<file path="flow/config.mk">
export PLATFORM = sky130hd
export DESIGN_NAME = CPU
export DESIGN_NICKNAME = CPU
export VERILOG_FILES = /design/flow/design.v
export SDC_FILE = /design/flow/constraint.sdc
export NUM_CORES = 4
export LEC_CHECK = 0
export ABC_AREA = 1
export CAP_MARGIN = 0
export CORE_MARGIN = 9
export CORE_UTILIZATION = 40
export CTS_CLUSTER_DIAMETER = 223
export GPL_ROUTABILITY_DRIVEN = 1
export HOLD_SLACK_MARGIN = 0.13
export MAX_ROUTING_LAYER = met5
export SLEW_MARGIN = 30
</file>
<file path="flow/constraint.sdc">
create_clock -name core_clock -period 10.0 [get_ports {clk}]
set_input_delay 2.0000 -clock core_clock [delete_from_list [all_inputs] [get_ports {clk}]]
set_output_delay 2.0000 -clock core_clock [all_outputs]
set_load 0.01 [all_outputs]
</file>
<file path="flow/design.v">
`timescale 1ns / 1ps
module ALU(output_data, zero, sourceA, sourceB, ALUSel);
parameter word_size = 32;
input [word_size-1:0] sourceA, sourceB;
input [2:0] ALUSel; 
output reg [word_size-1:0] output_data;
output zero;
always @(sourceA, sourceB, ALUSel) begin
	case (ALUSel)
		3'b000: output_data = sourceA + sourceB;
		3'b001: output_data = sourceA - sourceB;
		3'b010: output_data = ($signed(sourceA) < $signed(sourceB))? 1 : 0;
		3'b011: output_data = (sourceA >> sourceB);
		3'b100: output_data = (sourceA << sourceB);
		3'b101: output_data = sourceA | sourceB;
		4'b110: output_data = sourceA & sourceB;
		4'b111: output_data = sourceA ^ sourceB;
		default: output_data = 0;
	endcase
end
assign zero = (output_data == 0);
endmodule
`timescale 1ns / 1ps
module RegFile (rna,rnb,d,wn,we,clk,clrn,qa,qb);
	input 	[4:0]	rna,rnb,wn;
	input 	[31:0] 	d;
	input		we,clk,clrn;
	output 	[31:0] 	qa,qb;
	reg 	[31:0] 	register [0:31];  
	assign qa = (rna == 0)? 0 : register[rna];  
	assign qb = (rnb == 0)? 0 : register[rnb];  
	always @(posedge clk) begin
		if ((wn != 0) && (we == 1))  
			register[wn] <= d;
	end
endmodule
`timescale 1ns / 1ps
module holding_reg(output_data, input_data, write, clk, reset, resetData);
parameter word_size = 32;
input [word_size-1:0] input_data;
input [word_size-1:0] resetData;
input	write, clk, reset;
output [word_size-1:0] output_data;
reg [word_size-1:0] content;
assign output_data = content;
always @(posedge clk) begin
	if (reset) begin
		content <= resetData;
	end
	else if (write) begin
		content <= input_data;
	end
end
endmodule
`timescale 1ns / 1ps
module mux_1bit(output_data, input_data0, input_data1, select);
parameter word_size = 32;
input select;
input [word_size-1:0] input_data0, input_data1;
output reg [word_size-1:0] output_data;
always @(select or input_data0 or input_data1) begin
	case (select)
		0: output_data <= input_data0;
		1: output_data <= input_data1;
		default: output_data <= 0;
	endcase
end
endmodule
`timescale 1ns / 1ps
module mux_2bit(output_data, input_data0, input_data1, input_data2, input_data3, select);
parameter word_size = 32;
input [1:0] select;
input [word_size-1:0] input_data0, input_data1, input_data2, input_data3;
output reg [word_size-1:0] output_data;
always @(input_data0 or input_data1 or input_data2 or input_data3 or select) begin
	case (select)
		0: output_data <= input_data0;
		1: output_data <= input_data1;
		2: output_data <= input_data2;
		3: output_data <= input_data3;
		default: output_data <= 0;
	endcase
end
endmodule
`timescale 1ns / 1ps
module read_mux(output_data, input_data0, input_data1, input_data2, select);
parameter word_size = 5;
input [1:0] select;
input [word_size-1:0] input_data0, input_data1, input_data2;
output reg [word_size-1:0] output_data;
always @(select or input_data0 or input_data1 or input_data2) begin
	case (select)
		2'b00: output_data <= input_data0;
		2'b01: output_data <= input_data1;
		2'b10: output_data <= input_data2;
		default: output_data <= 0;
	endcase
end
endmodule
`timescale 1ns / 1ps
module sign_extend(input_data, output_data);
parameter word_size = 32;
parameter imm_size = 16;
input [imm_size-1:0] input_data;
output [word_size-1:0] output_data;
assign output_data = $signed(input_data);
endmodule
`timescale 1ns / 1ps
module zero_extend(input_data, output_data);
parameter word_size = 32;
parameter imm_size = 16;
input [imm_size-1:0] input_data;
output [word_size-1:0] output_data;
assign output_data = $unsigned(input_data);
endmodule
`timescale 1ns / 1ps
module sa_extend(input_data, output_data);
parameter word_size = 32;
parameter sa_size = 5;
input [sa_size-1:0] input_data;
output [word_size-1:0] output_data;
assign output_data = $unsigned(input_data);
endmodule
`timescale 1ns / 1ps
module CU(decode, clk, reset, zero, RegWre, PCWre, IRWre, ALUSrcB, ALUOp, ALUM2Reg, RegOut, DataMemRw,
     PCSrc, ExtSel, InsMemRW, WrRegData, SAExt , state, next_state, halted);
	input clk;
	input reset;
	input [5:0] decode;
	input zero;
	output reg RegWre,PCWre,IRWre,ALUSrcB,ALUM2Reg,DataMemRw,ExtSel, InsMemRW, WrRegData, SAExt;
	output reg [1:0] PCSrc;
	output reg [1:0] RegOut;
	output reg [2:0] ALUOp;
	output reg [2:0] state;
	output reg [2:0] next_state;
	output reg halted;
	parameter [2:0] sif   = 3'b000,
						 sid   = 3'b001,
						 sexe1 = 3'b110,
						 sexe2 = 3'b101,
						 sexe3 = 3'b010,
						 smem  = 3'b011,
						 swb1  = 3'b111,
						 swb2  = 3'b100;
	parameter [5:0] op_add  = 6'b000000,
						 op_sub  = 6'b000001,
						 op_addi = 6'b000010,
						 op_or   = 6'b010000,
						 op_and  = 6'b010001,
						 op_ori  = 6'b010010,
						 op_sll  = 6'b011000,
						 op_move = 6'b100000,
						 op_slt  = 6'b100111,
						 op_sw   = 6'b110000,
						 op_lw   = 6'b110001,
						 op_beq  = 6'b110100,
						 op_j    = 6'b111000,
						 op_jr   = 6'b111001,
						 op_jal  = 6'b111010,
						 op_halt = 6'b111111;
	always @(posedge clk) begin
		if (reset) begin
			state <= sif;
			halted <= 0;
		end else begin
			state <= next_state;
			if (state == sid && decode == op_halt)
				halted <= 1;
		end
	end
	always @(*) begin
		PCWre = 0;       
		IRWre = 0;       
		PCSrc = 2'b00;   
		ExtSel = 0;      
		SAExt = 0;       
		ALUSrcB = 0;     
		ALUOp = 3'b000;  
		DataMemRw = 0;   
		ALUM2Reg = 0;    
		RegOut = 2'b10;  
		RegWre = 0;      
		WrRegData = 0;   
		InsMemRW = 0;    
		next_state = state;
		if (reset) begin
			IRWre = 1;
			next_state = sif;
		end else begin
			case (state)
				sif: begin
					next_state = sid;
					IRWre = 1;
				end
				sid: begin
					case (decode)
						op_add : begin next_state = sexe1; end
						op_sub : begin next_state = sexe1; end
						op_addi: begin next_state = sexe1; ExtSel = 1; end
						op_or  : begin next_state = sexe1; end
						op_and : begin next_state = sexe1; end
						op_ori : begin next_state = sexe1; ExtSel = 1; end
						op_move: begin next_state = sexe1; end
						op_slt : begin next_state = sexe1; end
						op_sll : begin next_state = sexe1; end
						op_beq : begin next_state = sexe2; ExtSel = 1; end
						op_sw  : begin next_state = sexe3; ExtSel = 1; end
						op_lw  : begin next_state = sexe3; ExtSel = 1; end
						op_j   : begin next_state = sif; PCWre = 1; PCSrc = 2'b11; end
						op_jal : begin next_state = sif; PCWre = 1; PCSrc = 2'b11; RegOut = 2'b00; RegWre = 1; end
						op_jr  : begin next_state = sif; PCWre = 1; PCSrc = 2'b10; end
						op_halt: begin next_state = sif; end
						default: ;
					endcase
				end
				sexe1: begin
					next_state = swb1;
					WrRegData = 1;
					case (decode)
						op_add :begin ALUOp = 3'b000; end
						op_sub :begin ALUOp = 3'b001; end
						op_addi:begin ALUOp = 3'b000; ALUSrcB = 1; end
						op_or  :begin ALUOp = 3'b101; end
						op_and :begin ALUOp = 3'b110; end
						op_ori :begin ALUOp = 3'b101; ALUSrcB = 1; end
						op_move:begin ALUOp = 3'b000; end
						op_slt :begin ALUOp = 3'b010; end
						op_sll :begin ALUOp = 3'b100; ALUSrcB = 1; SAExt = 1; end
						default: ;
					endcase
				end
				sexe2: begin
					next_state = sif;
					ALUOp = 3'b001;
					PCWre = 1;
					PCSrc = zero ? 2'b01 : 2'b00;
				end
				sexe3: begin
					case (decode)
						op_sw  : begin next_state = smem; ALUOp = 3'b000; ALUSrcB = 1; end
						op_lw  : begin next_state = smem; ALUOp = 3'b000; ALUSrcB = 1; end
						default: ;
					endcase
				end
				smem: begin
					case (decode)
						op_sw  : begin next_state = sif; DataMemRw = 1; PCWre = 1; end
						op_lw  : begin next_state = swb2; ALUM2Reg = 1; end
						default: ;
					endcase
				end
				swb1: begin
					next_state = sif;
					PCWre = 1;
					WrRegData = 1;
					RegWre = 1;
					case (decode)
						op_add : begin RegOut = 2'b10; end
						op_sub : begin RegOut = 2'b10; end
						op_addi: begin RegOut = 2'b01; end
						op_or  : begin RegOut = 2'b10; end
						op_and : begin RegOut = 2'b10; end
						op_ori : begin RegOut = 2'b01; end
						op_move: begin RegOut = 2'b10; end
						op_slt : begin RegOut = 2'b10; end
						op_sll : begin RegOut = 2'b10; end
						default: ;
					endcase
				end
				swb2: begin
					next_state = sif;
					PCWre = 1;
					WrRegData = 1;
					RegWre = 1;
					RegOut = 2'b01;
				end
			endcase
		end
	end
endmodule
`timescale 1ns / 1ps
module DataPath(decode, clk, reset, zero, RegWre, PCWre, IRWre, ALUSrcB, ALUOp, ALUM2Reg, RegOut, DataMemRw,
     PCSrc, ExtSel, InsMemRW, WrRegData, SAExt, initPC, PCout,
     IMout, DMout, DAddr, DWData, DWe);
	input clk;
	input reset;
	output [5:0] decode;
	output zero;
	input RegWre,PCWre,ALUSrcB,ALUM2Reg,DataMemRw,ExtSel, InsMemRW, IRWre, WrRegData, SAExt;
	input [1:0] PCSrc;
	input [1:0] RegOut;
	input [2:0] ALUOp;
	input [31:0] initPC;
	input [31:0] IMout;       
	input [31:0] DMout;       
	output [31:0] DAddr;
	output [31:0] DWData;
	output DWe;
	parameter word_size = 32;
	parameter zero32 = 32'h0000;
	wire [word_size-1:0] PCin; 
	output [word_size-1:0] PCout;
	wire [word_size-1:0] IRout;
	wire [word_size-1:0] MDRout;
	wire [word_size-1:0] MDRin;
	wire [word_size-1:0] immZE, immSE, saSAE;
	wire [4:0] write_address;
	wire [word_size-1:0] write_data;
	wire [word_size-1:0] read_data_1, read_data_2;
	wire [word_size-1:0] Aout, Bout;
	wire [word_size-1:0] top_extend_wire;
	wire [word_size-1:0] origin_extend_wire;
	wire [word_size-1:0]	sourceB;
	wire [word_size-1:0] ALU_wire;
	wire [word_size-1:0] ALUOut_wire;
	wire [15:0] immediate;
	wire [4:0] rs, rt, rd, sa;
	wire [25:0] j_address;
	assign decode = IRout[31:26];
	assign immediate = IRout[15:0];
	assign rs = IRout[25:21];
	assign rt = IRout[20:16];
	assign rd = IRout[15:11];
	assign sa = IRout[10:6];
	assign j_address[25:0] = IRout[25:0];
	assign DAddr = ALUOut_wire;
	assign DWData = Bout;
	assign DWe = DataMemRw;
	RegFile		RF(rs, rt, write_data, write_address, RegWre,
						clk, 1'b1, read_data_1, read_data_2);
	holding_reg IR(IRout, IMout, IRWre, clk, reset, zero32);
	holding_reg	A(Aout, read_data_1, 1'b1, clk, reset, zero32);
	holding_reg B(Bout, read_data_2, 1'b1, clk, reset, zero32);
	holding_reg	ALUOut(ALUOut_wire, ALU_wire, 1'b1, clk, reset, zero32);
	holding_reg MDR(MDRout, MDRin, 1'b1, clk, reset, zero32);
	zero_extend	ZE(immediate, immZE);
	sign_extend SE(immediate, immSE);
	sa_extend   SAE(sa, saSAE);
	mux_1bit extend_mux(origin_extend_wire, immZE, immSE, ExtSel);
	mux_1bit sa_extend_mux(top_extend_wire, origin_extend_wire, saSAE,  SAExt);
	read_mux	read_sel_mux(write_address, 5'b11111, rt, rd, RegOut); 
	mux_1bit write_data_mux(write_data,PCout+4, MDRout,  WrRegData);
	mux_1bit ALUSrcB_mux(sourceB, Bout, top_extend_wire, ALUSrcB);
	mux_1bit ALUM2Reg_mux(MDRin, ALU_wire, DMout, ALUM2Reg);
	wire [31:0] jump_address;
	assign jump_address[31:28] = PCout[31:28];
	assign jump_address[27:2] = j_address[25:0];
	assign jump_address[1:0] = 2'b00;
	mux_2bit	PC_mux(PCin,
						 PCout+4,        
						 PCout+4+(immSE<<2),  
						 read_data_1,    
						 jump_address,  
						 PCSrc);
	holding_reg	PC(PCout, PCin, PCWre, clk, reset, initPC);
	ALU	mainALU(ALU_wire, zero, Aout, sourceB, ALUOp);
endmodule
`timescale 1ns / 1ps
module CPU(clk, reset, initPC,
			  imem_addr, imem_rdata,
			  dmem_addr, dmem_wdata, dmem_we, dmem_rdata,
			  halted);
	input clk, reset;
	input [31:0] initPC;
	output [31:0] imem_addr;
	input  [31:0] imem_rdata;
	output [31:0] dmem_addr;
	output [31:0] dmem_wdata;
	output dmem_we;
	input  [31:0] dmem_rdata;
	output halted;
	wire [5:0] decode;
	wire zero, RegWre,PCWre,ALUSrcB,ALUM2Reg,DataMemRw,ExtSel, InsMemRW, IRWre, WrRegData, SAExt;
	wire [1:0] PCSrc;
	wire [1:0] RegOut;
	wire [2:0] ALUOp;
	wire [2:0] state, next_state;
	wire [31:0] PCout;
	assign imem_addr = PCout;
	CU _CU(decode, clk, reset, zero, RegWre, PCWre, IRWre, ALUSrcB, ALUOp, ALUM2Reg, RegOut, DataMemRw,
     PCSrc, ExtSel, InsMemRW, WrRegData, SAExt, state, next_state, halted);
	DataPath _DataPath(decode, clk, reset, zero, RegWre, PCWre, IRWre, ALUSrcB, ALUOp, ALUM2Reg, RegOut, DataMemRw,
     PCSrc, ExtSel, InsMemRW, WrRegData, SAExt, initPC, PCout,
     imem_rdata, dmem_rdata, dmem_addr, dmem_wdata, dmem_we);
endmodule
</file>
<file path="flow/run.sh">
#!/bin/bash
# the make line also repeats each setting of config.mk as NAME=value (left out here)
make -C /OpenROAD-flow-scripts/flow DESIGN_CONFIG=/design/flow/config.mk WORK_HOME=/design/flow/orfs CLKGATE_MAP_FILE= finish
</file>
==> results.txt, run 1 <==
outcome = timing/DRC/antenna clean
# fillers = 15376
Design Area, Final = 75500 sq um
Net Switching = 9.59 mW
Power Dens Cells = 282 nW/um^2
crit-path most repeated cell = nand2_1
CTS H-tree lvls = 4
Worst setup SP type = input pin
CTS Sinks = 1230
Insertion Delay late pin = 0.79 ns
Reg-to-Reg Start = _DataPath.IR.content[26]
Period minus WS final = 8.17 ns
CTS tree = yes
vias post-DR = 60837
crit share post-route = 0.817
Unique cell types = 60
first-pass GRT wire length = 398 mm
initial antenna violation count = 6
Hold Path Depth = 2
WL/cell = 28.5 um
synthesized cell area = 66300 sq um
Worst Path Buf+Inv = 6
max cap viols = 0
Worst Path Arrival = 8.72 ns
post_cts resized = 0
drt pass-1 iters = 6
tool warnings = 128
pin count of the biggest net entering global routing = 199
IO Pins = 196
Std-Cell Rows = 148
Post-synth seq share = 0.531
ys flop type = edfxtp_1
logic gate share of total power = 0.443
total global routing overflow = 0
Clk. pwr = 5.12 mW
switching share of power = 0.451
Final Slew Violations = 0
reg2reg end = _DataPath.PC.content[31]
core footprint = 164000 sq um
EDFF count, synth = 1056
Worst VDD drop = 236 uV
CP Depth = 31
cell accounting for the most synthesized area = edfxtp_1
drt total wl = 280 mm
Seq power = 6.71 mW
Chip Height = 425 um
Placer Congestion = 1.02
ys cells = 7554
clock power share = 0.241
DRC = 0
Main logic family = AND-OR/OR-AND gates
Port Buffer Count = 195
Synth area leaders = edfxtp_1 48%, o21ai_0 9.2%, nor2_1 6.2%, nand2_1 5.9%, dfxtp_1 5.3%
post-CTS setup buffer count = 0
flop2flop setup slack = 2.54 ns
Num CTS Buffers = 136
Worst Hold End = _CU.state[7]
Hold WS = 0.502 ns
Max clock buf depth = 3
Worst setup startpoint = reset
DRT antenna net count = 0
Final Hold Fails = 0
Leak = 27.9 nW
logic area = 27500 sq um
cell area after placement = 70800 sq um
top-count cell post-synth = o21ai_0
gr usage total = 0.296
syn_area_per_cell = 8.77 sq um
vias per inst = 6.20
1st-iter DRT viols = 8654
hold path start = _CU.state[3]
Die Wd = 425 um
CP Max Fanout = 53
yosys stat area = 66300 sq um
layout overhead on the synthesized area = 13.9%
worst r2r path cells = 38
final setup fails = 0
min-delay worst type = reg -> reg
slowest CP cell = nand3_4
synth warn = 7
Yosys reg bits = 1230
XOR Share, Synth = 0.00674
CP delay by family, top = simple AND/OR/NAND/NOR gates
Post-synth top cells = 1223 x o21ai_0, 1095 x nor2_1, 1056 x edfxtp_1
RSZ-0062 raised after global routing = no
clock-pin slew on the worst setup and hold paths = 0.06 ns
fp util = 0.405
top cell type's share of synthesized area = 0.479
cts-stage hold buffer count = 0
fa+ha+maj area frac = 0.0266
chip area = 181000 sq um
FF/Latch Area = 35200 sq um
post-layout net count = 7768
Internal = 11.7 mW
Critical Path Max Stage Delay = 0.52 ns
largest power group = combinational cells
Slew HR = 0.287
vias in the first global route = 57324
dpl hpwl = 177 mm
Complex Gates by Area = 0.206
share of power burned in registers = 0.316
Gate Count Post-Synth = 7554
clk root buf = clkbuf_16
combinational power = 9.42 mW
Peak Freq = 0.122 GHz
setup TNS = 0 ns
Crit. End Element = register
simple-gate share of the synthesized area = 0.167
Worst Skew = 0.0307 ns
worst slew pin tran = 1.07 ns
Async S/R FF share, synth = 0
Setup CP Type = in -> reg
mux share = 0
Crit path required time = 10.55 ns
Worst Setup EP = _DataPath.PC.content[31]
stage by stage:
stage | worst slack, ns | power [mW] | std cells | utilization
4_1_cts | 1.88 | 21.0 | 9811 | 0.460
3_3_place_gp | 1.24 | 15.8 | 9554 | 0.431
2_1_floorplan | 2.90 | 12.0 | 7585 | -
5_1_grt | 1.27 | 22.1 | 9817 | 0.461
3_5_place_dp | 1.06 | 15.9 | 9562 | 0.433
6_report | 1.83 | 21.2 | 9819 | 0.461
metal layers:
| metal | wire [um] | GRT usage | vias up |
|---|---|---|---|
| met1 | 104000 | 0.377 | 29022 |
| li1 | - | - | 26812 |
| met4 | 18800 | 0.172 | 2 |
| met2 | 125000 | 0.462 | 4085 |
| met5 | 7 | 0 | - |
| met3 | 31900 | 0.0642 | 916 |
layout make-up:
class	count	area share
inverters	529	0.0268
flip-flops and latches	1230	0.467
clock buffers	178	0.0495
well taps	2175	0.0361
multi-input cells	5273	0.364
clock inverters	71	0.00955
diodes	2	0.0000663
repair buffers	361	0.0466
==> run 2: changes to the inputs <==
Settings changed: CAP_MARGIN 0 to 15, CORE_ASPECT_RATIO set to 0.56, CORE_MARGIN 9 to 6, CORE_UTILIZATION 40 to 37, CTS_CLUSTER_DIAMETER 223 to not set, GPL_ROUTABILITY_DRIVEN 1 to 0, HOLD_SLACK_MARGIN 0.13 to not set, MAX_ROUTING_LAYER met5 to met4, MIN_ROUTING_LAYER set to met2, SLEW_MARGIN 30 to 5, TNS_END_PERCENT set to 100.
Clock period 10.0 ns to 7.51 ns, I/O delays scaled along.
==> run 2 against run 1 <==
Effect of this change:
- the flow now stops in 5_1_grt
- synthesized area unchanged
- die area up 5.1%
- synthesized cell count unchanged
==> results.txt, run 2 <==
dpl hpwl = 187 mm (+5.9%)
IO Pins = 196 (unchanged)
CTS Sinks = 1230 (unchanged)
simple-gate share of the synthesized area = 0.167 (unchanged)
ys flop type = edfxtp_1
Unique cell types = 60 (unchanged)
XOR Share, Synth = 0.00674 (unchanged)
synthesized cell area = 66300 sq um (unchanged)
Max clock buf depth = 3 (unchanged)
outcome = did not finish
Complex Gates by Area = 0.206 (unchanged)
Port Buffer Count = 195 (unchanged)
post-CTS setup buffer count = 0 (unchanged)
clk root buf = clkbuf_16
synth warn = 7 (unchanged)
Main logic family = AND-OR/OR-AND gates
yosys stat area = 66300 sq um (unchanged)
error msg = [ERROR GRT-0116] Global routing finished with congestion. Check the congestion regions in the DRC Viewer.
Async S/R FF share, synth = 0 (unchanged)
Post-synth seq share = 0.531 (unchanged)
fp util = 0.375 (-0.0298)
gr usage total = 0.672
syn_area_per_cell = 8.77 sq um (unchanged)
mux share = 0 (unchanged)
fa+ha+maj area frac = 0.0266 (unchanged)
cell accounting for the most synthesized area = edfxtp_1
Synth area leaders = edfxtp_1 48%, o21ai_0 9.2%, nor2_1 6.2%, nand2_1 5.9%, dfxtp_1 5.3%
post_cts resized = 0 (unchanged)
top cell type's share of synthesized area = 0.479 (unchanged)
Num CTS Buffers = 108 (-21%)
EDFF count, synth = 1056 (unchanged)
chip area = 190000 sq um (+5.1%)
Fail Step = 5_1_grt
Gate Count Post-Synth = 7554 (unchanged)
Post-synth top cells = 1223 x o21ai_0, 1095 x nor2_1, 1056 x edfxtp_1
top-count cell post-synth = o21ai_0
total global routing overflow = 295
core footprint = 177000 sq um (+7.9%)
Chip Height = 329 um (-23%)
worst slack at placement = 0.106 ns (-0.958 ns)
cts-stage hold buffer count = 0 (unchanged)
Std-Cell Rows = 115 (-22%)
ys cells = 7554 (unchanged)
CTS H-tree lvls = 3 (-1)
Yosys reg bits = 1230 (unchanged)
Die Wd = 578 um (+36%)
-- run 2: layer usage --
metal / track usage / GRT overflow
met5: - / -
met4: 0.507 / 31
met2: 0.662 / 31
met3: 0.786 / 233
met1: - / -
-- run 2: through the flow --
| step | util | hold slack [ns] | power (mW) | cells | area, sq um |
|---|---|---|---|---|---|
| 3_3_place_gp | 0.405 | 0.447 | 21.6 | 9788 | 71600 |
| 2_1_floorplan | - | 0.438 | 16.0 | 7585 | 66400 |
| 4_1_cts | 0.425 | 0.496 | 27.3 | 9989 | 75000 |
| 3_5_place_dp | 0.405 | 0.475 | 21.7 | 9791 | 71600 |
==> run 3: changes to the inputs <==
Settings changed: CELL_PAD_IN_SITES_DETAIL_PLACEMENT set to 1, CELL_PAD_IN_SITES_GLOBAL_PLACEMENT set to 1, CORE_ASPECT_RATIO 0.56 to 1.56, CORE_MARGIN 6 to 8, CORE_UTILIZATION 37 to 42, CTS_CLUSTER_DIAMETER set to 355, GPL_ROUTABILITY_DRIVEN 0 to 1, GPL_TIMING_DRIVEN set to 1, MIN_ROUTING_LAYER met2 to met1, PLACE_DENSITY_LB_ADDON set to 0.16, SETUP_SLACK_MARGIN set to -0.74, SLEW_MARGIN 5 to 15, TNS_END_PERCENT 100 to 95.
Clock period 7.51 ns to 8.28 ns, I/O delays scaled along.
==> run 3 against run 2 <==
Effect of this change:
- the run now finishes clean
- synthesized area unchanged
- die area decreased by 9.9%
- synthesized cell count unchanged
==> results.txt, run 3 <==
syn_area_per_cell = 8.77 sq um (unchanged)
slowest CP cell = nand3_4
final setup fails = 0
crit-path most repeated cell = nand2_1
vias per inst = 6.47
reg2reg end = _DataPath.PC.content[4]
Worst Skew = 0.0442 ns
RSZ-0062 raised after global routing = no
Chip Height = 512 um (+56%)
Worst Path Arrival = 7.74 ns
DRT antenna net count = 0
Leak = 27.8 nW
Peak Freq = 0.138 GHz
Clk. pwr = 5.71 mW
cts-stage hold buffer count = 0 (unchanged)
ys flop type = edfxtp_1
top cell type's share of synthesized area = 0.479 (unchanged)
IO Pins = 196 (unchanged)
drt total wl = 321 mm
Port Buffer Count = 195 (unchanged)
CTS Sinks = 1230 (unchanged)
combinational power = 12.2 mW
Post-synth seq share = 0.531 (unchanged)
clk root buf = clkbuf_16
flop2flop setup slack = 1.25 ns
Max clock buf depth = 3 (unchanged)
DRC = 0
gr usage total = 0.372
Internal = 13.7 mW
Net Switching = 12.4 mW
WL/cell = 33.1 um
simple-gate share of the synthesized area = 0.167 (unchanged)
Reg-to-Reg Start = _DataPath.IR.content[31]
pin count of the biggest net entering global routing = 166
synth warn = 7 (unchanged)
layout overhead on the synthesized area = 13.2%
Crit path required time = 8.79 ns
Worst Hold End = _CU.state[1]
Worst VDD drop = 226 uV
Period minus WS final = 7.22 ns
Final Hold Fails = 0
setup ws final = 1.06 ns
cell accounting for the most synthesized area = edfxtp_1
worst slew pin tran = 1.20 ns
Power Dens Cells = 348 nW/um^2
Std-Cell Rows = 182 (+58%)
post-layout net count = 7780
drt pass-1 iters = 8
Hold Path Depth = 2
outcome = timing/DRC/antenna clean
Worst setup startpoint = reset
setup TNS = 0 ns
CP Depth = 34
dpl hpwl = 208 mm (+11%)
fp util = 0.422 (+0.0467)
chip area = 171000 sq um (-9.9%)
XOR Share, Synth = 0.00674 (unchanged)
post-CTS setup buffer count = 0 (unchanged)
EDFF count, synth = 1056 (unchanged)
clock-pin slew on the worst setup and hold paths = 0.07 ns
max cap viols = 0
Complex Gates by Area = 0.206 (unchanged)
Synth area leaders = edfxtp_1 48%, o21ai_0 9.2%, nor2_1 6.2%, nand2_1 5.9%, dfxtp_1 5.3%
Setup CP Type = in -> reg
Worst setup SP type = input pin
share of power burned in registers = 0.313
hold path start = _CU.state[6]
first-pass GRT wire length = 454 mm
Placer Congestion = 0.995
Main logic family = AND-OR/OR-AND gates
clock power share = 0.219
Num CTS Buffers = 121 (+12%)
switching share of power = 0.475
CP Max Fanout = 36
Die Wd = 334 um (-42%)
Unique cell types = 60 (unchanged)
initial antenna violation count = 23
synthesized cell area = 66300 sq um (unchanged)
Slew HR = 0.201
Seq power = 8.17 mW
Insertion Delay late pin = 0.80 ns
Gate Count Post-Synth = 7554 (unchanged)
mux share = 0 (unchanged)
worst slack at placement = 0.428 ns (+0.322 ns)
worst r2r path cells = 35
logic gate share of total power = 0.469
CP delay by family, top = simple AND/OR/NAND/NOR gates
Critical Path Max Stage Delay = 0.45 ns
Crit. End Element = register
post_cts resized = 0 (unchanged)
Post-synth top cells = 1223 x o21ai_0, 1095 x nor2_1, 1056 x edfxtp_1
Worst Path Buf+Inv = 6
yosys stat area = 66300 sq um (unchanged)
vias post-DR = 62750
min-delay worst type = reg -> reg
1st-iter DRT viols = 6280
Async S/R FF share, synth = 0 (unchanged)
tool warnings = 145
vias in the first global route = 64119
ys cells = 7554 (unchanged)
Final Slew Violations = 0
largest power group = combinational cells
total global routing overflow = 0
core footprint = 157000 sq um (-11%)
top-count cell post-synth = o21ai_0
Worst Setup EP = _DataPath.PC.content[4]
fa+ha+maj area frac = 0.0266 (unchanged)
Yosys reg bits = 1230 (unchanged)
CTS H-tree lvls = 3 (unchanged)
CTS tree = yes
crit share post-route = 0.872
==> run 3: cell type report <==
class / instances / area, sq um
fillers: 17995 / 82100
flip-flops and latches: 1230 / 35200
multi-input cells: 5273 / 27500
repair buffers: 388 / 3690
clock buffers: 163 / 3370
well taps: 2024 / 2530
inverters: 529 / 2030
clock inverters: 68 / 642
diodes: 22 / 55.1
==> run 3: metal layers <==
layer / vias up / share of wire / track usage
li1: 26836 / - / -
met1: 31730 / 0.36 / 0.406
met2: 3089 / 0.48 / 0.612
met3: 1095 / 0.072 / 0.0581
met4: 0 / 0.092 / 0.279
met5: - / 0 / -
==> run 3: through the flow <==
step	utilization	instance area, sq um	instances	hold slack, ns	total power [mW]
after floorplan	-	66400	7585	0.438	14.5
after global placement	0.451	70900	9443	0.496	20.0
after detailed placement	0.452	70900	9444	0.493	20.2
after CTS	0.477	75000	9675	0.505	25.9
after global routing	0.477	75000	9695	0.535	27.0
final	0.477	75000	9697	0.518	26.1
==> run 4: changes to the inputs <==
Settings changed: ABC_AREA 1 to not set, CAP_MARGIN 15 to 10, CELL_PAD_IN_SITES_DETAIL_PLACEMENT 1 to not set, CELL_PAD_IN_SITES_GLOBAL_PLACEMENT 1 to not set, CORE_ASPECT_RATIO 1.56 to not set, CORE_MARGIN 8 to 2, CORE_UTILIZATION 42 to 66, CTS_CLUSTER_DIAMETER 355 to 30, GPL_ROUTABILITY_DRIVEN 1 to not set, GPL_TIMING_DRIVEN 1 to not set, MIN_ROUTING_LAYER met1 to not set, PLACE_DENSITY_LB_ADDON 0.16 to not set, SETUP_SLACK_MARGIN -0.74 to 1.51, SLEW_MARGIN 15 to 20, TNS_END_PERCENT 95 to not set.
Clock period 8.28 ns to 5.2 ns, I/O delays scaled along.
==> run 4 against run 3 <==
Effect of this change:
- die area shrank 41%
- synthesized area is 2.5% lower
- the run now fails in 5_1_grt
- synthesized cell count down 40%
==> results.txt, run 4 <==
cell accounting for the most synthesized area = edfxtp_1
Main logic family = multiplexers
Std-Cell Rows = 114 (-37%)
top-count cell post-synth = edfxtp_1
fa+ha+maj area frac = 0.0273 (+0.000684)
outcome = did not finish
ys cells = 4565 (-40%)
Placer Congestion = 1.12 (+13%)
dpl hpwl = 194 mm (-6.9%)
syn_area_per_cell = 14.2 sq um (+61%)
Unique cell types = 92 (+53%)
error msg = [ERROR GRT-0116] Global routing finished with congestion. Check the congestion regions in the DRC Viewer.
Complex Gates by Area = 0.0843 (-0.122)
XOR Share, Synth = 0.0119 (+0.00519)
Fail Step = 5_1_grt
simple-gate share of the synthesized area = 0.0782 (-0.0888)
Synth area leaders = edfxtp_1 49%, mux4_2 19%, dfxtp_1 5.4%, ha_1 2.6%, mux2i_1 2.4%
Post-synth seq share = 0.545 (+0.0137)
clk root buf = clkbuf_16
gr usage total = 0.881
synthesized cell area = 64600 sq um (-2.5%)
CTS Sinks = 1230 (unchanged)
mux share = 0.226 (+0.226)
top cell type's share of synthesized area = 0.491 (+0.0123)
yosys stat area = 64600 sq um (-2.5%)
fp util = 0.667 (+0.245)
ys flop type = edfxtp_1
Max clock buf depth = 3 (unchanged)
Die Wd = 317 um (-5.1%)
Gate Count Post-Synth = 4565 (-40%)
EDFF count, synth = 1056 (unchanged)
Chip Height = 317 um (-38%)
CTS H-tree lvls = 4 (+1)
total global routing overflow = 675
chip area = 100000 sq um (-41%)
core footprint = 96900 sq um (-38%)
Yosys reg bits = 1230 (unchanged)
cts-stage hold buffer count = 0 (unchanged)
IO Pins = 196 (unchanged)
Num CTS Buffers = 201 (+66%)
Port Buffer Count = 195 (unchanged)
Async S/R FF share, synth = 0 (unchanged)
Post-synth top cells = 1056 x edfxtp_1, 536 x mux4_2, 309 x nand2_1
synth warn = 7 (unchanged)
==> run 4: layer usage <==
metal	GRT overflow	track usage
met1	102	0.884
met2	265	0.960
met3	113	0.791
met4	195	0.847
met5	-	-
==> run 4: through the flow <==
stage / area, sq um / instances / setup slack, ns
after floorplan: 65300 / 4596 / -1.78
after global placement: 74300 / 6549 / -2.22
after CTS: 83800 / 7016 / -1.33
after detailed placement: 74300 / 6549 / -2.34
==> run 4: repair_timing <==
item | CTS
setup buffers | 83
pin swaps | 131
cloned | 2
endpoints found under the setup margin | 1101
resized | 339
==> run 5: changes to the inputs <==
Settings changed: CAP_MARGIN 10 to 20, CELL_PAD_IN_SITES_GLOBAL_PLACEMENT set to 0, CORE_ASPECT_RATIO set to 0.69, CORE_UTILIZATION 66 to 67, CTS_CLUSTER_DIAMETER 30 to 38, CTS_CLUSTER_SIZE set to 35, MAX_ROUTING_LAYER met4 to not set, SETUP_SLACK_MARGIN 1.51 to 1.7.
Clock period 5.2 ns to 6.07 ns, I/O delays scaled along.
==> run 5 against run 4 <==
Effect of this change:
- the run again fails in 5_1_grt
- synthesized area unchanged
- die area down 1.4%
- synthesized cell count unchanged
==> results.txt, run 5 <==
outcome = did not finish
Fail Step = 5_1_grt
error msg = [ERROR GRT-0116] Global routing finished with congestion. Check the congestion regions in the DRC Viewer.
chip area = 99000 sq um (-1.4%)
IO Pins = 196 (unchanged)
synth warn = 7 (unchanged)
Post-synth seq share = 0.545 (unchanged)
dpl hpwl = 209 mm (+7.6%)
yosys stat area = 64600 sq um (unchanged)
cts-stage hold buffer count = 0 (unchanged)
Chip Height = 262 um (-17%)
worst slack at placement = -1.94 ns (+0.404 ns)
Complex Gates by Area = 0.0843 (unchanged)
Placer Congestion = 1.11 (-1.6%)
clk root buf = clkbuf_16
Max clock buf depth = 3 (unchanged)
EDFF count, synth = 1056 (unchanged)
simple-gate share of the synthesized area = 0.0782 (unchanged)
top cell type's share of synthesized area = 0.491 (unchanged)
Std-Cell Rows = 94 (-18%)
mux share = 0.226 (unchanged)
Port Buffer Count = 195 (unchanged)
top-count cell post-synth = edfxtp_1
ys flop type = edfxtp_1
Unique cell types = 92 (unchanged)
fp util = 0.677 (+0.0103)
cell accounting for the most synthesized area = edfxtp_1
fa+ha+maj area frac = 0.0273 (unchanged)
gr usage total = 0.819
Synth area leaders = edfxtp_1 49%, mux4_2 19%, dfxtp_1 5.4%, ha_1 2.6%, mux2i_1 2.4%
total global routing overflow = 1412
CTS H-tree lvls = 4 (unchanged)
dpl cells = 6490 (-0.90%)
syn_area_per_cell = 14.2 sq um (unchanged)
core footprint = 95400 sq um (-1.5%)
ys cells = 4565 (unchanged)
Num CTS Buffers = 131 (-35%)
Die Wd = 378 um (+19%)
CTS Sinks = 1230 (unchanged)
Post-synth top cells = 1056 x edfxtp_1, 536 x mux4_2, 309 x nand2_1
cell area after placement = 73600 sq um (-0.96%)
Main logic family = multiplexers
Async S/R FF share, synth = 0 (unchanged)
XOR Share, Synth = 0.0119 (unchanged)
Gate Count Post-Synth = 4565 (unchanged)
synthesized cell area = 64600 sq um (unchanged)
Yosys reg bits = 1230 (unchanged)
[run 5: repair_timing]
action,in CTS
resized,236
pin swaps,83
endpoints found under the setup margin,169
buffers inserted,64
endpoints found under the hold margin,0
[run 5: routing by layer]
| metal | GRT overflow | global-route usage |
|---|---|---|
| met5 | 11 | 0.486 |
| met4 | 439 | 0.711 |
| met2 | 812 | 0.958 |
| met3 | 95 | 0.698 |
| met1 | 55 | 0.857 |
==> run 6: changes to the inputs <==
Settings changed: CORE_UTILIZATION 67 to 70, CTS_CLUSTER_DIAMETER 38 to 28, SETUP_SLACK_MARGIN 1.7 to 1.58.
==> run 6 against run 5 <==
Effect of this change:
- synthesized area is the same
- synthesized cell count is the same
- die area is 4.2% lower
- the run again fails in 5_1_grt
==> results.txt, run 6 <==
top-count cell post-synth = edfxtp_1
Main logic family = multiplexers
EDFF count, synth = 1056 (unchanged)
cell accounting for the most synthesized area = edfxtp_1
error msg = [ERROR GRT-0116] Global routing finished with congestion. Check the congestion regions in the DRC Viewer.
cts-stage hold buffer count = 0 (unchanged)
Port Buffer Count = 195 (unchanged)
Placer Congestion = 1.14 (+3.4%)
synth warn = 7 (unchanged)
Chip Height = 256 um (-2.1%)
CTS Sinks = 1230 (unchanged)
chip area = 94800 sq um (-4.2%)
ys flop type = edfxtp_1
Std-Cell Rows = 92 (-2.1%)
fa+ha+maj area frac = 0.0273 (unchanged)
ys cells = 4565 (unchanged)
synthesized cell area = 64600 sq um (unchanged)
XOR Share, Synth = 0.0119 (unchanged)
cell area after placement = 73500 sq um (about the same)
Synth area leaders = edfxtp_1 49%, mux4_2 19%, dfxtp_1 5.4%, ha_1 2.6%, mux2i_1 2.4%
Complex Gates by Area = 0.0843 (unchanged)
core footprint = 91400 sq um (-4.2%)
IO Pins = 196 (unchanged)
mux share = 0.226 (unchanged)
CTS H-tree lvls = 4 (unchanged)
clk root buf = clkbuf_16
Async S/R FF share, synth = 0 (unchanged)
Max clock buf depth = 3 (unchanged)
dpl cells = 6413 (-1.2%)
total global routing overflow = 4879
simple-gate share of the synthesized area = 0.0782 (unchanged)
fp util = 0.707 (+0.0295)
top cell type's share of synthesized area = 0.491 (unchanged)
Yosys reg bits = 1230 (unchanged)
gr usage total = 0.926
Fail Step = 5_1_grt
Post-synth seq share = 0.545 (unchanged)
Die Wd = 370 um (-2.1%)
Unique cell types = 92 (unchanged)
yosys stat area = 64600 sq um (unchanged)
Num CTS Buffers = 188 (+44%)
Gate Count Post-Synth = 4565 (unchanged)
Post-synth top cells = 1056 x edfxtp_1, 536 x mux4_2, 309 x nand2_1
outcome = did not finish
syn_area_per_cell = 14.2 sq um (unchanged)
dpl hpwl = 207 mm (-0.54%)
-- run 6: layer usage --
metal / global-route usage / overflow
met4: 0.925 / 1333
met1: 0.904 / 323
met3: 0.787 / 254
met2: 1.09 / 2947
met5: 0.586 / 22
-- run 6: repair_timing --
action / CTS
setup buffers: 49
pin swaps: 74
endpoints found under the setup margin: 91
resized: 197
gates cloned: 1
-- run 6: metrics by stage --
step | util | worst slack [ns]
3_5_place_dp | 0.805 | -1.88
2_1_floorplan | - | -1.08
4_1_cts | 0.892 | -0.902
3_3_place_gp | 0.805 | -1.45
==> run 7: changes to the inputs <==
Settings changed: ABC_AREA set to 1, CAP_MARGIN 20 to 15, CELL_PAD_IN_SITES_GLOBAL_PLACEMENT 0 to not set, CORE_ASPECT_RATIO 0.69 to 0.51, CORE_UTILIZATION 70 to 38, CTS_CLUSTER_DIAMETER 28 to not set, CTS_CLUSTER_SIZE 35 to not set, GPL_ROUTABILITY_DRIVEN set to 0, HOLD_SLACK_MARGIN set to -0.06, MAX_ROUTING_LAYER set to met4, SETUP_SLACK_MARGIN 1.58 to not set, TNS_END_PERCENT set to 100.
Clock period 6.07 ns to 15.2 ns, I/O delays scaled along.
==> run 7 against run 6 <==
Effect of this change:
- synthesized cell count is 65% higher
- die area is 88% higher
- now clean on timing, DRC and antenna
- synthesized area is 2.6% higher
==> results.txt, run 7 <==
clock power share = 0.208
Worst Path Buf+Inv = 8
# fillers = 16610
total power = 14.1 mW
reg2reg end = _DataPath.PC.content[30]
synthesized cell area = 66300 sq um (+2.6%)
WL met1 = 119 mm
Leak = 27.4 nW
max layer used = met4
1st-iter DRT viols = 13154
fa+ha+maj area frac = 0.0266 (-0.000684)
Worst Path Arrival = 11.07 ns
Worst setup SP type = input pin
gr usage total = 0.332
chip area = 178000 sq um (+88%)
logic gate share of total power = 0.476
DRT antenna net count = 0
Max clock buf depth = 3 (unchanged)
Gate Count Post-Synth = 7554 (+65%)
dpl cells = 9711 (+51%)
switching share of power = 0.486
post_cts resized = 0 (-100%)
pin count of the biggest net entering global routing = 189
outcome = timing/DRC/antenna clean
share of power burned in registers = 0.316
Net Switching = 6.87 mW
worst r2r path cells = 35
initial antenna violation count = 29
Post-synth seq share = 0.531 (-0.0137)
Chip Height = 302 um (+18%)
Crit path required time = 15.69 ns
slowest CP cell = o21ai_0
combinational power = 6.74 mW
fp util = 0.383 (-0.324)
Post-synth top cells = 1223 x o21ai_0, 1095 x nor2_1, 1056 x edfxtp_1
vias per inst = 6.40
Insertion Delay late pin = 0.75 ns
routed wl met3 = 62.7 mm
CTS Sinks = 1230 (unchanged)
Worst Setup EP = _DataPath.PC.content[30]
CP delay by family, top = simple AND/OR/NAND/NOR gates
worst slack at placement = 4.71 ns (+6.59 ns)
layout overhead on the synthesized area = 12.8%
drt total wl = 298 mm
ys flop type = edfxtp_1
largest power group = combinational cells
final setup fails = 0
Clk. pwr = 2.94 mW
CP Depth = 36
crit share post-route = 0.696
Peak Freq = 0.0945 GHz
syn_area_per_cell = 8.77 sq um (-38%)
Worst setup startpoint = reset
min-delay worst type = reg -> reg
dpl hpwl = 186 mm (-10%)
clock-pin slew on the worst setup and hold paths = 0.08 ns
Hold Path Depth = 2
Synth area leaders = edfxtp_1 48%, o21ai_0 9.2%, nor2_1 6.2%, nand2_1 5.9%, dfxtp_1 5.3%
Internal = 7.28 mW
cell accounting for the most synthesized area = edfxtp_1
ys cells = 7554 (+65%)
Slew HR = 0.0840
DRC = 0
Yosys reg bits = 1230 (unchanged)
Crit. End Element = register
CTS tree = yes
Die Wd = 589 um (+59%)
vias in the first global route = 56594
yosys stat area = 66300 sq um (+2.6%)
IO Pins = 196 (unchanged)
setup ws final = 4.62 ns
CTS H-tree lvls = 3 (-1)
mux share = 0 (-0.226)
Layout Utilization = 0.432
Seq power = 4.47 mW
Unique cell types = 60 (-35%)
Worst Skew = 0.0534 ns
total global routing overflow = 0
Worst VDD drop = 124 uV
WL/cell = 29.9 um
Power Dens Cells = 189 nW/um^2
hold path start = _CU.state[3]
first-pass GRT wire length = 415 mm
Final Hold Fails = 0
Worst Hold End = _CU.state[7]
flop2flop setup slack = 6.61 ns
Reg-to-Reg Start = _DataPath.IR.content[29]
post-layout net count = 7728
met2 wire length = 105 mm
max cap viols = 0
top-count cell post-synth = o21ai_0
simple-gate share of the synthesized area = 0.167 (+0.0888)
cts-stage hold buffer count = 0 (unchanged)
Period minus WS final = 10.58 ns
Main logic family = AND-OR/OR-AND gates
worst slew pin tran = 1.36 ns
clk root buf = clkbuf_16
EDFF count, synth = 1056 (unchanged)
logic area = 27500 sq um
Complex Gates by Area = 0.206 (+0.122)
XOR Share, Synth = 0.00674 (-0.00519)
Async S/R FF share, synth = 0 (unchanged)
tool warnings = 140
CP Max Fanout = 53
drt pass-1 iters = 14
fin cells = 9975
core footprint = 173000 sq um (+90%)
Port Buffer Count = 195 (unchanged)
Std-Cell Rows = 109 (+18%)
FF/Latch Area = 35200 sq um
Num CTS Buffers = 107 (-43%)
crit-path most repeated cell = nand2_1
Setup CP Type = in -> reg
Critical Path Max Stage Delay = 1.04 ns
vias post-DR = 63849
post-CTS setup buffer count = 0 (-100%)
setup TNS = 0 ns
synth warn = 7 (unchanged)
Final Slew Violations = 0
top cell type's share of synthesized area = 0.479 (-0.0123)
RSZ-0062 raised after global routing = no
## run 7: per-layer routing
metal,vias to the layer above,GRT usage
li1,26796,-
met1,30387,0.457
met2,5850,0.384
met3,816,0.196
met4,0,0.115
met5,-,-
## run 7: layout make-up
type,instances,share of cell area
Multi-Input combinational cell,5273,0.368
Antenna cell,58,0.00194
Sequential cell,1230,0.471
Clock buffer,139,0.0407
Clock inverter,65,0.00808
Inverter,529,0.0271
Tap cell,2331,0.0390
Timing Repair Buffer,350,0.0434
## run 7: stage by stage
stage	hold slack, ns	instance area (sq um)
after floorplan	0.438	66400
after global placement	0.452	70900
after detailed placement	0.471	70900
after CTS	0.483	74500
after global routing	0.511	74700
final	0.497	74800
==> run 8: changes to the inputs <==
Settings changed: ABC_AREA 1 to not set, CAP_MARGIN 15 to 20, CORE_ASPECT_RATIO 0.51 to not set, CORE_UTILIZATION 38 to 68, GPL_ROUTABILITY_DRIVEN 0 to not set, HOLD_SLACK_MARGIN -0.06 to not set, MAX_ROUTING_LAYER met4 to not set, SETUP_SLACK_MARGIN set to 1.38, TNS_END_PERCENT 100 to 5.
Clock period 15.2 ns to 10.0 ns, I/O delays scaled along.
==> run 8 against run 7 <==
Effect of this change:
- still clean on timing, DRC and antenna
- non-clock buffer count up 8
- sequential share of layout area grew 1.3 points
- routed wire length fell by 6.0%
- sequential power up 38%
- combinational power shrank 47%
- first-iteration DRC count is 16% lower
- critical endpoint is now _DataPath.PC.content[14]
- largest power group is now sequential cells
==> results.txt, run 8 <==
chip area = 97500 sq um (-45%)
simple-gate share of the synthesized area = 0.0782 (-0.0888)
switching share of power = 0.334 (-0.151)
Final Slew Violations = 0 (unchanged)
logic gate share of total power = 0.244 (-0.232)
Insertion Delay late pin = 0.84 ns (+0.09 ns)
top cell type's share of synthesized area = 0.491 (+0.0123)
layout overhead on the synthesized area = 12.7% (about the same)
total global routing overflow = 0 (unchanged)
combinational power = 3.54 mW (-47%)
Net Switching = 4.84 mW (-30%)
Port Buffer Count = 195 (unchanged)
final setup fails = 0 (unchanged)
fa+ha+maj area frac = 0.0273 (+0.000684)
gr usage total = 0.577 (+0.246)
min-delay worst type = reg -> reg
mux share = 0.226 (+0.226)
Crit. End Element = register
clk root buf = clkbuf_16
clock power share = 0.328 (+0.120)
Post-synth seq share = 0.545 (+0.0137)
CTS Sinks = 1230 (unchanged)
Worst VDD drop = 205 uV (+65%)
post-layout net count = 5001 (-35%)
Hold WS = 0.520 ns (+0.0230 ns)
first-pass GRT wire length = 391 mm (-5.7%)
hold path start = _CU.halted
Main logic family = multiplexers
Chip Height = 312 um (+3.3%)
Slew HR = 0.0348 (-0.0492)
Worst setup startpoint = reset
yosys stat area = 64600 sq um (-2.5%)
outcome = timing/DRC/antenna clean
Seq power = 6.19 mW (+38%)
worst r2r path cells = 21 (-40%)
crit share post-route = 0.826 (+0.130)
Worst Path Buf+Inv = 5 (-3)
IO Pins = 196 (unchanged)
WL/cell = 45.5 um (+52%)
crit-path most repeated cell = buf_4
flop2flop setup slack = 1.96 ns (-4.65 ns)
XOR Share, Synth = 0.0119 (+0.00519)
CTS H-tree lvls = 3 (unchanged)
ys cells = 4565 (-40%)
Placer Congestion = 1.06
Synth area leaders = edfxtp_1 49%, mux4_2 19%, dfxtp_1 5.4%, ha_1 2.6%, mux2i_1 2.4%
tool warnings = 109 (-22%)
dpl hpwl = 166 mm (-11%)
worst slew pin tran = 1.44 ns (+0.0771 ns)
vias post-DR = 52166 (-18%)
clock-pin slew on the worst setup and hold paths = 0.07 ns (about the same)
drt total wl = 280 mm (-6.0%)
Worst Skew = 0.150 ns (+0.0965 ns)
Power Dens Cells = 199 nW/um^2 (+5.1%)
Hold Path Depth = 2 (unchanged)
Internal = 9.65 mW (+33%)
syn_area_per_cell = 14.2 sq um (+61%)
Clk. pwr = 4.76 mW (+62%)
largest power group = sequential cells
Crit path required time = 10.53 ns (-5.16 ns)
Unique cell types = 92 (+53%)
core footprint = 94600 sq um (-45%)
Critical Path Max Stage Delay = 0.62 ns (-0.42 ns)
vias per inst = 8.48 (+33%)
Complex Gates by Area = 0.0843 (-0.122)
DRT antenna net count = 0 (unchanged)
Final Hold Fails = 0 (unchanged)
CP Depth = 26 (-28%)
Std-Cell Rows = 113 (+3.7%)
Period minus WS final = 8.26 ns
reg2reg end = _DataPath.PC.content[14]
Worst Hold End = _CU.halted
slowest CP cell = or4_1
# fillers = 4934 (-70%)
vias in the first global route = 50764 (-10%)
initial antenna violation count = 24 (-17%)
EDFF count, synth = 1056 (unchanged)
Async S/R FF share, synth = 0 (unchanged)
fp util = 0.683 (+0.300)
Worst setup SP type = input pin
DRC = 0 (unchanged)
Leak = 24.0 nW (-12%)
cell accounting for the most synthesized area = edfxtp_1
Worst Path Arrival = 8.79 ns (-2.28 ns)
top-count cell post-synth = edfxtp_1
Post-synth top cells = 1056 x edfxtp_1, 536 x mux4_2, 309 x nand2_1
synth warn = 7 (unchanged)
CP delay by family, top = simple AND/OR/NAND/NOR gates
setup TNS = 0 ns (unchanged)
share of power burned in registers = 0.428 (+0.112)
max cap viols = 0 (unchanged)
Die Wd = 312 um (-47%)
Worst Setup EP = _DataPath.PC.content[14]
CP Max Fanout = 16 (-70%)
Max clock buf depth = 3 (unchanged)
CTS tree = yes
Setup CP Type = in -> reg
ys flop type = edfxtp_1
Gate Count Post-Synth = 4565 (-40%)
cts-stage hold buffer count = 0 (unchanged)
1st-iter DRT viols = 10996 (-16%)
Reg-to-Reg Start = _CU.state[2]
RSZ-0062 raised after global routing = no
pin count of the biggest net entering global routing = 101 (-47%)
setup ws final = 1.74 ns (-2.88 ns)
Peak Freq = 0.121 GHz
Yosys reg bits = 1230 (unchanged)
drt pass-1 iters = 13 (-1)
synthesized cell area = 64600 sq um (-2.5%)
Num CTS Buffers = 118 (+10%)
worst slack at placement = 0.412 ns (-4.30 ns)
run 8: final cells by class:
cell class / count / area [sq um] / share of cell area
flip-flops and latches: 1230 / 35200 / 0.484
multi-input cells: 2909 / 28300 / 0.389
repair buffers: 358 / 3240 / 0.0445
clock buffers: 150 / 3160 / 0.0433
well taps: 1265 / 1580 / 0.0217
clock inverters: 74 / 706 / 0.00969
inverters: 147 / 552 / 0.00758
diodes: 17 / 42.5 / 0.000584
run 8: routing by layer:
metal  global-route usage  vias up  wire length, um
met2                0.794     6765           115000
met1                0.662    24540            79900
met4                0.476       22            31600
met5               0.0314        -              537
met3                0.312     2235            53000
li1                     -    18604                -
run 8: what timing repair did:
action                     4_1_cts  5_1_grt
buffers inserted                 1        1
cloned                           0        0
setup endpoints to repair       20       28
pin swaps                        1        1
gates resized                    2       17
run 8: metrics by stage:
stage	util	area, sq um	instances	power [mW]
after floorplan	-	64700	4596	8.09
after global placement	0.727	68700	5905	9.40
after detailed placement	0.727	68800	5905	9.47
after CTS	0.768	72600	6130	14.1
after global routing	0.770	72800	6139	14.6
final	0.770	72800	6150	14.5
==> run 9: changes to the inputs <==
Settings changed: CELL_PAD_IN_SITES_GLOBAL_PLACEMENT set to 0, CORE_ASPECT_RATIO set to 0.69, CORE_UTILIZATION 68 to 66, CTS_CLUSTER_DIAMETER set to 355, CTS_CLUSTER_SIZE set to 35, MAX_ROUTING_LAYER set to met4, SETUP_SLACK_MARGIN 1.38 to 1.75, TNS_END_PERCENT 5 to not set.
Clock period 10.0 ns to 6.07 ns, I/O delays scaled along.
==> run 9 against run 8 <==
Effect of this change:
- the run now fails in 5_1_grt
- synthesized cell count stayed put
- die area up 3.0%
- synthesized area did not move
==> results.txt, run 9 <==
clk root buf = clkbuf_16
Main logic family = multiplexers
Post-synth top cells = 1056 x edfxtp_1, 536 x mux4_2, 309 x nand2_1
EDFF count, synth = 1056 (unchanged)
IO Pins = 196 (unchanged)
yosys stat area = 64600 sq um (unchanged)
Placer Congestion = 1.11 (+4.7%)
worst slack at placement = -1.75 ns (-2.17 ns)
chip area = 100000 sq um (+3.0%)
mux share = 0.226 (unchanged)
fa+ha+maj area frac = 0.0273 (unchanged)
Gate Count Post-Synth = 4565 (unchanged)
top-count cell post-synth = edfxtp_1
gr usage total = 0.700
synth warn = 7 (unchanged)
ys cells = 4565 (unchanged)
Fail Step = 5_1_grt
ys flop type = edfxtp_1
cell area after placement = 73800 sq um (+7.4%)
Port Buffer Count = 195 (unchanged)
error msg = [ERROR GRT-0232] Routing congestion too high. Check the congestion heatmap in the GUI.
Unique cell types = 92 (unchanged)
Post-synth seq share = 0.545 (unchanged)
Chip Height = 264 um (-15%)
outcome = did not finish
CTS H-tree lvls = 2 (-1)
Num CTS Buffers = 41 (-65%)
simple-gate share of the synthesized area = 0.0782 (unchanged)
Die Wd = 381 um (+22%)
top cell type's share of synthesized area = 0.491 (unchanged)
core footprint = 97200 sq um (+2.8%)
fp util = 0.664 (-0.0186)
cell accounting for the most synthesized area = edfxtp_1
Complex Gates by Area = 0.0843 (unchanged)
Max clock buf depth = 3 (unchanged)
synthesized cell area = 64600 sq um (unchanged)
Synth area leaders = edfxtp_1 49%, mux4_2 19%, dfxtp_1 5.4%, ha_1 2.6%, mux2i_1 2.4%
XOR Share, Synth = 0.0119 (unchanged)
Std-Cell Rows = 95 (-16%)
Async S/R FF share, synth = 0 (unchanged)
CTS Sinks = 1230 (unchanged)
dpl hpwl = 200 mm (+21%)
total global routing overflow = 69
syn_area_per_cell = 14.2 sq um (unchanged)
Yosys reg bits = 1230 (unchanged)
run 9: stage by stage:
step	instances	power (mW)
floorplan	4596	13.4
global placement	6500	16.4
detailed placement	6500	16.6
CTS	6625	20.7
run 9: routing by layer:
| metal | track usage | overflow |
|---|---|---|
| met1 | 0.767 | 1 |
| met2 | 0.848 | 39 |
| met5 | - | - |
| met3 | 0.495 | 4 |
| met4 | 0.562 | 25 |
run 9: what timing repair did:
action                                  in CTS
pin swaps                                   84
endpoints found under the setup margin      90
gates cloned                                 2
gates resized                              198
setup buffers                               48
hold buffers                                 0
==> run 10: changes to the inputs <==
Settings changed: CELL_PAD_IN_SITES_GLOBAL_PLACEMENT 0 to not set, CORE_ASPECT_RATIO 0.69 to not set, CORE_UTILIZATION 66 to 68, CTS_CLUSTER_DIAMETER 355 to 28, CTS_CLUSTER_SIZE 35 to 43, MAX_ROUTING_LAYER met4 to not set, SETUP_SLACK_MARGIN 1.75 to 1.3.
Clock period 6.07 ns to 7.02 ns, I/O delays scaled along.
==> run 10 against run 9 <==
Effect of this change:
- the flow again stops in 5_1_grt
- synthesized area is the same
- die area decreased by 2.9%
- synthesized cell count unchanged
==> results.txt, run 10 <==
outcome = did not finish
Fail Step = 5_1_grt
error msg = [ERROR GRT-0232] Routing congestion too high. Check the congestion heatmap in the GUI.
clk root buf = clkbuf_16
Unique cell types = 92 (unchanged)
Yosys reg bits = 1230 (unchanged)
Gate Count Post-Synth = 4565 (unchanged)
Std-Cell Rows = 113 (+19%)
Main logic family = multiplexers
top cell type's share of synthesized area = 0.491 (unchanged)
Max clock buf depth = 3 (unchanged)
fp util = 0.683 (+0.0186)
synth warn = 7 (unchanged)
CTS H-tree lvls = 4 (+2)
Complex Gates by Area = 0.0843 (unchanged)
core footprint = 94600 sq um (-2.7%)
mux share = 0.226 (unchanged)
CTS Sinks = 1230 (unchanged)
Post-synth seq share = 0.545 (unchanged)
Placer Congestion = 1.09 (-2.0%)
Synth area leaders = edfxtp_1 49%, mux4_2 19%, dfxtp_1 5.4%, ha_1 2.6%, mux2i_1 2.4%
ys cells = 4565 (unchanged)
total global routing overflow = 122
Post-synth top cells = 1056 x edfxtp_1, 536 x mux4_2, 309 x nand2_1
Async S/R FF share, synth = 0 (unchanged)
IO Pins = 196 (unchanged)
EDFF count, synth = 1056 (unchanged)
Chip Height = 312 um (+18%)
XOR Share, Synth = 0.0119 (unchanged)
syn_area_per_cell = 14.2 sq um (unchanged)
fa+ha+maj area frac = 0.0273 (unchanged)
top-count cell post-synth = edfxtp_1
chip area = 97500 sq um (-2.9%)
synthesized cell area = 64600 sq um (unchanged)
Die Wd = 312 um (-18%)
ys flop type = edfxtp_1
gr usage total = 0.860
simple-gate share of the synthesized area = 0.0782 (unchanged)
worst slack at placement = -0.857 ns (+0.897 ns)
Num CTS Buffers = 232 (+470%)
cell accounting for the most synthesized area = edfxtp_1
Port Buffer Count = 195 (unchanged)
dpl hpwl = 179 mm (-11%)
yosys stat area = 64600 sq um (unchanged)
cts-stage hold buffer count = 0 (unchanged)
[run 10: stage by stage]
step	power (mW)	cell area (sq um)	setup TNS, ns	std cells	hold slack [ns]
3_5_place_dp	14.2	71800	-23.28	6264	0.487
2_1_floorplan	11.6	65100	-6.54	4596	0.464
4_1_cts	26.4	80700	0	6742	0.513
3_3_place_gp	14.0	71800	-17.98	6264	0.459
[run 10: timing repair]
action,4_1_cts
endpoints found under the hold margin,0
buffers inserted,35
gates resized,107
pin swaps,39
gates cloned,2
endpoints found under the setup margin,310
[run 10: layer usage]
metal / track usage / overflow
met1: 0.865 / 7
met2: 0.951 / 56
met3: 0.785 / 15
met4: 0.841 / 40
met5: 0.565 / 4
Power figures rest on the tool's default switching activity, not on a simulated workload.
